==> flow/design.v (excerpt) <==
module cordic(
    input signed [29:0] i_angle,
    input i_clk,
    input i_rst,
    input i_start,
    output signed [29:0] o_sin,
    output signed [29:0] o_cos,
    output o_done
);
localparam WD_EXT = 28;
localparam WD_INT = 62;
localparam START_VAL = 64'h26dd3b6a10d79a00;
localparam max_i = 8'd62;
reg signed [WD_INT+1:0] x;
reg signed [WD_INT+1:0] y; 
reg signed [WD_INT+1:0] z; 
reg signed [WD_INT+1:0] angle;
reg done;
assign o_done = done;
assign o_sin = y[(WD_INT+1):(WD_INT-WD_EXT)];
assign o_cos = x[(WD_INT+1):(WD_INT-WD_EXT)];
reg [7:0] i;
reg [7:0] state;
localparam 
    s_rst = 8'b0,
    s_work = 8'b1;
wire [WD_INT+1:0] atan [WD_INT:0];
assign atan[0] = 	63'h3243f6a8885a3000;
assign atan[1] = 	63'h1dac670561bb4f00;
assign atan[2] = 	63'hfadbafc96406e80;
assign atan[3] = 	63'h7f56ea6ab0bdb80;
assign atan[4] = 	63'h3feab76e59fbd40;
assign atan[5] = 	63'h1ffd55bba976250;
assign atan[6] = 	63'hfffaaadddb94d8;
assign atan[7] = 	63'h7fff5556eeea5c;
assign atan[8] = 	63'h3fffeaaab7776e;
assign atan[9] = 	63'h1ffffd5555bbbc;
assign atan[10] = 	63'hfffffaaaaadde;
assign atan[11] = 	63'h7fffff555556e;
assign atan[12] = 	63'h3fffffeaaaaaa;
assign atan[13] = 	63'h1ffffffd55554;
assign atan[14] = 	63'hfffffffaaaaa;
assign atan[15] = 	63'h7fffffff5554;
assign atan[16] = 	63'h3fffffffeaaa;
assign atan[17] = 	63'h1ffffffffd54;
assign atan[18] = 	63'hfffffffffaa;
assign atan[19] = 	63'h7fffffffff4;
assign atan[20] = 	63'h3fffffffffe;
assign atan[21] = 	63'h1fffffffffe;
assign atan[22] = 	63'hfffffffffe;
assign atan[23] = 	63'h7ffffffffe;
assign atan[24] = 	63'h3ffffffffe;
assign atan[25] = 	63'h1ffffffffe;
assign atan[26] = 	63'hffffffffe;
assign atan[27] = 	63'h800000000;
assign atan[28] = 	63'h400000000;
assign atan[29] = 	63'h200000000;
assign atan[30] = 	63'h100000000;
assign atan[31] = 	63'h80000000;
assign atan[32] = 	63'h40000000;
assign atan[33] = 	63'h20000000;
assign atan[34] = 	63'h10000000;
assign atan[35] = 	63'h8000000;
assign atan[36] = 	63'h4000000;
assign atan[37] = 	63'h2000000;
assign atan[38] = 	63'h1000000;
assign atan[39] = 	63'h800000;
assign atan[40] = 	63'h400000;
  ...
For scale: about 230 flip-flops, roughly 38000 um^2 of cells after synthesis.
Settings: LEC_CHECK=0, ABC_AREA=1, CAP_MARGIN=20, CORE_ASPECT_RATIO=0.5, CORE_MARGIN=2, CORE_UTILIZATION=72, CTS_CLUSTER_DIAMETER=333, CTS_CLUSTER_SIZE=13, PLACE_DENSITY=0.37, SETUP_SLACK_MARGIN=-0.55, SLEW_MARGIN=20; clock period 5.68 ns.
run.sh (not shown) runs the stock make flow with config.mk's settings and CLKGATE_MAP_FILE=.
The first run reached the layout checks and failed them: negative setup slack.
Then changed:
==> flow/config.mk (replaced) <==
export PLATFORM = sky130hd
export DESIGN_NAME = cordic
export DESIGN_NICKNAME = cordic
export VERILOG_FILES = /design/flow/design.v
export SDC_FILE = /design/flow/constraint.sdc
export NUM_CORES = 4
export LEC_CHECK = 0
export CAP_MARGIN = 20
export CORE_MARGIN = 2
export CORE_UTILIZATION = 66
export CTS_CLUSTER_DIAMETER = 366
export SLEW_MARGIN = 20
==> flow/constraint.sdc (replaced) <==
create_clock -name core_clock -period 5.3 [get_ports {i_clk}]
set_input_delay 1.0600 -clock core_clock [delete_from_list [all_inputs] [get_ports {i_clk}]]
set_output_delay 1.0600 -clock core_clock [all_outputs]
set_load 0.01 [all_outputs]
Result: Now the flow never finished: it broke off in 3_5_place_dp; synthesized cell count falls by 31%; synthesized area drops by about 9%; die area decreases by about 1.1%.
Then changed:
--- a/flow/config.mk
+++ b/flow/config.mk
@@ -8,5 +8,5 @@
 export CAP_MARGIN = 20
 export CORE_MARGIN = 2
-export CORE_UTILIZATION = 66
-export CTS_CLUSTER_DIAMETER = 366
+export CORE_UTILIZATION = 52
+export CTS_CLUSTER_SIZE = 97
 export SLEW_MARGIN = 20
==> flow/constraint.sdc (replaced) <==
create_clock -name core_clock -period 7.28 [get_ports {i_clk}]
set_input_delay 1.4560 -clock core_clock [delete_from_list [all_inputs] [get_ports {i_clk}]]
set_output_delay 1.4560 -clock core_clock [all_outputs]
set_load 0.01 [all_outputs]
=> With this change the flow produced a layout that fails on negative setup slack. Synthesized area stays the same. Die area increases by about 26%. Synthesized cell count is unchanged.
Then changed:
--- a/flow/config.mk
+++ b/flow/config.mk
@@ -8,5 +8,4 @@
 export CAP_MARGIN = 20
 export CORE_MARGIN = 2
-export CORE_UTILIZATION = 52
-export CTS_CLUSTER_SIZE = 97
+export CORE_UTILIZATION = 40
 export SLEW_MARGIN = 20
==> flow/constraint.sdc (replaced) <==
create_clock -name core_clock -period 10.4 [get_ports {i_clk}]
set_input_delay 2.0800 -clock core_clock [delete_from_list [all_inputs] [get_ports {i_clk}]]
set_output_delay 2.0800 -clock core_clock [all_outputs]
set_load 0.01 [all_outputs]
Effect: The new run finished with timing, DRC and antenna clean; sequential share of layout area rises by 2.7 points; global-route usage decreases by 10 points; setup slack gets better by 0.56 ns; critical path depth rises by 1; wire length grows by 2.0%.
Then changed:
--- a/flow/config.mk
+++ b/flow/config.mk
@@ -6,6 +6,9 @@
 export NUM_CORES = 4
 export LEC_CHECK = 0
-export CAP_MARGIN = 20
+export CAP_MARGIN = 0
 export CORE_MARGIN = 2
-export CORE_UTILIZATION = 40
+export CORE_UTILIZATION = 72
+export MAX_ROUTING_LAYER = met4
+export PLACE_DENSITY = 0.67
+export SETUP_SLACK_MARGIN = 1.83
 export SLEW_MARGIN = 20
==> flow/constraint.sdc (replaced) <==
create_clock -name core_clock -period 7.1 [get_ports {i_clk}]
set_input_delay 1.4200 -clock core_clock [delete_from_list [all_inputs] [get_ports {i_clk}]]
set_output_delay 1.4200 -clock core_clock [all_outputs]
set_load 0.01 [all_outputs]
This time the run never finished: it broke off in 5_1_grt on GRT-0116.
Synthesized cell count is unchanged.
Area after synthesis does not change.
Die area falls by about 44%.

---

cordic again, from the RTL that the note above started with.
Settings: LEC_CHECK=0, CAP_MARGIN=20, CELL_PAD_IN_SITES_DETAIL_PLACEMENT=0, CORE_MARGIN=2, CORE_UTILIZATION=57, CTS_CLUSTER_SIZE=58, MAX_ROUTING_LAYER=met4, PLACE_DENSITY_LB_ADDON=0.17, SLEW_MARGIN=0; clock period 7.31 ns.
The starting point reached the layout checks and failed them: negative setup slack.
Next try:
==> flow/config.mk (replaced) <==
export PLATFORM = sky130hd
export DESIGN_NAME = cordic
export DESIGN_NICKNAME = cordic
export VERILOG_FILES = /design/flow/design.v
export SDC_FILE = /design/flow/constraint.sdc
export NUM_CORES = 4
export LEC_CHECK = 0
export CAP_MARGIN = 0
export CORE_MARGIN = 2
export CORE_UTILIZATION = 72
export MAX_ROUTING_LAYER = met4
export PLACE_DENSITY = 0.67
export SETUP_SLACK_MARGIN = -0.53
export SLEW_MARGIN = 20
==> flow/constraint.sdc (replaced) <==
create_clock -name core_clock -period 7.1 [get_ports {i_clk}]
set_input_delay 1.4200 -clock core_clock [delete_from_list [all_inputs] [get_ports {i_clk}]]
set_output_delay 1.4200 -clock core_clock [all_outputs]
set_load 0.01 [all_outputs]
Result: The changed run ended with an error in global routing (5_1_grt); die size decreases by 21%; synthesized area does not change; synthesized cell count is unchanged.
Next try:
==> flow/config.mk (replaced) <==
export PLATFORM = sky130hd
export DESIGN_NAME = cordic
export DESIGN_NICKNAME = cordic
export VERILOG_FILES = /design/flow/design.v
export SDC_FILE = /design/flow/constraint.sdc
export NUM_CORES = 4
export LEC_CHECK = 0
export CAP_MARGIN = 20
export CORE_MARGIN = 2
export CORE_UTILIZATION = 20
export SLEW_MARGIN = 20
==> flow/constraint.sdc (replaced) <==
create_clock -name core_clock -period 10.4 [get_ports {i_clk}]
set_input_delay 2.0800 -clock core_clock [delete_from_list [all_inputs] [get_ports {i_clk}]]
set_output_delay 2.0800 -clock core_clock [all_outputs]
set_load 0.01 [all_outputs]
What happened: Now the flow finished clean; synthesized area stays the same; die size goes up to 3.5 times its value; synthesized cell count is unchanged.
Next try:
--- a/flow/config.mk
+++ b/flow/config.mk
@@ -7,5 +7,9 @@
 export LEC_CHECK = 0
 export CAP_MARGIN = 20
+export CELL_PAD_IN_SITES_DETAIL_PLACEMENT = 0
 export CORE_MARGIN = 2
-export CORE_UTILIZATION = 20
+export CORE_UTILIZATION = 58
+export CTS_CLUSTER_SIZE = 58
+export MAX_ROUTING_LAYER = met4
 export SLEW_MARGIN = 20
+export TNS_END_PERCENT = 45
==> flow/constraint.sdc (replaced) <==
create_clock -name core_clock -period 6.64 [get_ports {i_clk}]
set_input_delay 1.3280 -clock core_clock [delete_from_list [all_inputs] [get_ports {i_clk}]]
set_output_delay 1.3280 -clock core_clock [all_outputs]
set_load 0.01 [all_outputs]
- The new run stopped in global routing (5_1_grt)
- die area fell by 65%
- synthesized cell count is unchanged
- synthesized area does not change

---

cordic again, from the RTL that the note above started with.
==> flow/design.v (excerpt) <==
module cordic(
    input signed [29:0] i_angle,
    input i_clk,
    input i_rst,
    input i_start,
    output signed [29:0] o_sin,
    output signed [29:0] o_cos,
    output o_done
);
localparam WD_EXT = 28;
localparam WD_INT = 62;
localparam START_VAL = 64'h26dd3b6a10d79a00;
localparam max_i = 8'd62;
reg signed [WD_INT+1:0] x;
reg signed [WD_INT+1:0] y; 
reg signed [WD_INT+1:0] z; 
reg signed [WD_INT+1:0] angle;
reg done;
assign o_done = done;
assign o_sin = y[(WD_INT+1):(WD_INT-WD_EXT)];
assign o_cos = x[(WD_INT+1):(WD_INT-WD_EXT)];
reg [7:0] i;
reg [7:0] state;
localparam 
    s_rst = 8'b0,
    s_work = 8'b1;
wire [WD_INT+1:0] atan [WD_INT:0];
assign atan[0] = 	63'h3243f6a8885a3000;
assign atan[1] = 	63'h1dac670561bb4f00;
assign atan[2] = 	63'hfadbafc96406e80;
assign atan[3] = 	63'h7f56ea6ab0bdb80;
assign atan[4] = 	63'h3feab76e59fbd40;
assign atan[5] = 	63'h1ffd55bba976250;
assign atan[6] = 	63'hfffaaadddb94d8;
assign atan[7] = 	63'h7fff5556eeea5c;
assign atan[8] = 	63'h3fffeaaab7776e;
assign atan[9] = 	63'h1ffffd5555bbbc;
assign atan[10] = 	63'hfffffaaaaadde;
assign atan[11] = 	63'h7fffff555556e;
assign atan[12] = 	63'h3fffffeaaaaaa;
assign atan[13] = 	63'h1ffffffd55554;
  ...
clock: 6.65 ns
lec_check: 0
cap_margin: 20
cell_pad_in_sites_detail_placement: 1
core_aspect_ratio: 1.98
core_margin: 7
core_utilization: 17
cts_cluster_diameter: 328
cts_cluster_size: 100
gpl_routability_driven: 0
max_routing_layer: met4
slew_margin: 20
tns_end_percent: 50
The baseline ended with an error in global routing (5_1_grt), error ODB-0269.
==> next run, changes <==
==> flow/config.mk (replaced) <==
export PLATFORM = sky130hd
export DESIGN_NAME = cordic
export DESIGN_NICKNAME = cordic
export VERILOG_FILES = /design/flow/design.v
export SDC_FILE = /design/flow/constraint.sdc
export NUM_CORES = 4
export LEC_CHECK = 0
export ABC_AREA = 1
export CAP_MARGIN = 20
export CORE_MARGIN = 2
export CORE_UTILIZATION = 72
export CTS_CLUSTER_DIAMETER = 333
export SLEW_MARGIN = 20
==> flow/constraint.sdc (replaced) <==
create_clock -name core_clock -period 7.28 [get_ports {i_clk}]
set_input_delay 1.4560 -clock core_clock [delete_from_list [all_inputs] [get_ports {i_clk}]]
set_output_delay 1.4560 -clock core_clock [all_outputs]
set_load 0.01 [all_outputs]
What happened: The new run finished but failed the layout checks on negative setup slack. Die size came out lower by 75%. Synthesized area came out higher by 10%. Synthesized cell count came out higher by 45%.
==> next run, changes <==
--- a/flow/config.mk
+++ b/flow/config.mk
@@ -8,6 +8,9 @@
 export ABC_AREA = 1
 export CAP_MARGIN = 20
+export CORE_ASPECT_RATIO = 1.46
 export CORE_MARGIN = 2
 export CORE_UTILIZATION = 72
-export CTS_CLUSTER_DIAMETER = 333
+export CTS_CLUSTER_DIAMETER = 366
+export CTS_CLUSTER_SIZE = 96
 export SLEW_MARGIN = 20
+export TNS_END_PERCENT = 10
==> flow/constraint.sdc (replaced) <==
create_clock -name core_clock -period 5.3 [get_ports {i_clk}]
set_input_delay 1.0600 -clock core_clock [delete_from_list [all_inputs] [get_ports {i_clk}]]
set_output_delay 1.0600 -clock core_clock [all_outputs]
set_load 0.01 [all_outputs]
=>
- The changed run ended with an error in clock tree synthesis (4_1_cts), error DPL-0038
- synthesized cell count stays the same
- synthesized area is unchanged
- die area barely changes
==> next run, changes <==
==> flow/config.mk (replaced) <==
export PLATFORM = sky130hd
export DESIGN_NAME = cordic
export DESIGN_NICKNAME = cordic
export VERILOG_FILES = /design/flow/design.v
export SDC_FILE = /design/flow/constraint.sdc
export NUM_CORES = 4
export LEC_CHECK = 0
export CAP_MARGIN = 20
export CORE_MARGIN = 2
export CORE_UTILIZATION = 40
export SLEW_MARGIN = 20
==> flow/constraint.sdc (replaced) <==
create_clock -name core_clock -period 11.0 [get_ports {i_clk}]
set_input_delay 2.2000 -clock core_clock [delete_from_list [all_inputs] [get_ports {i_clk}]]
set_output_delay 2.2000 -clock core_clock [all_outputs]
set_load 0.01 [all_outputs]
=> This time the run produced a clean layout; synthesized cell count shrinks by about 30%; synthesized area goes down by 9.2%; die area came out higher by 62%.
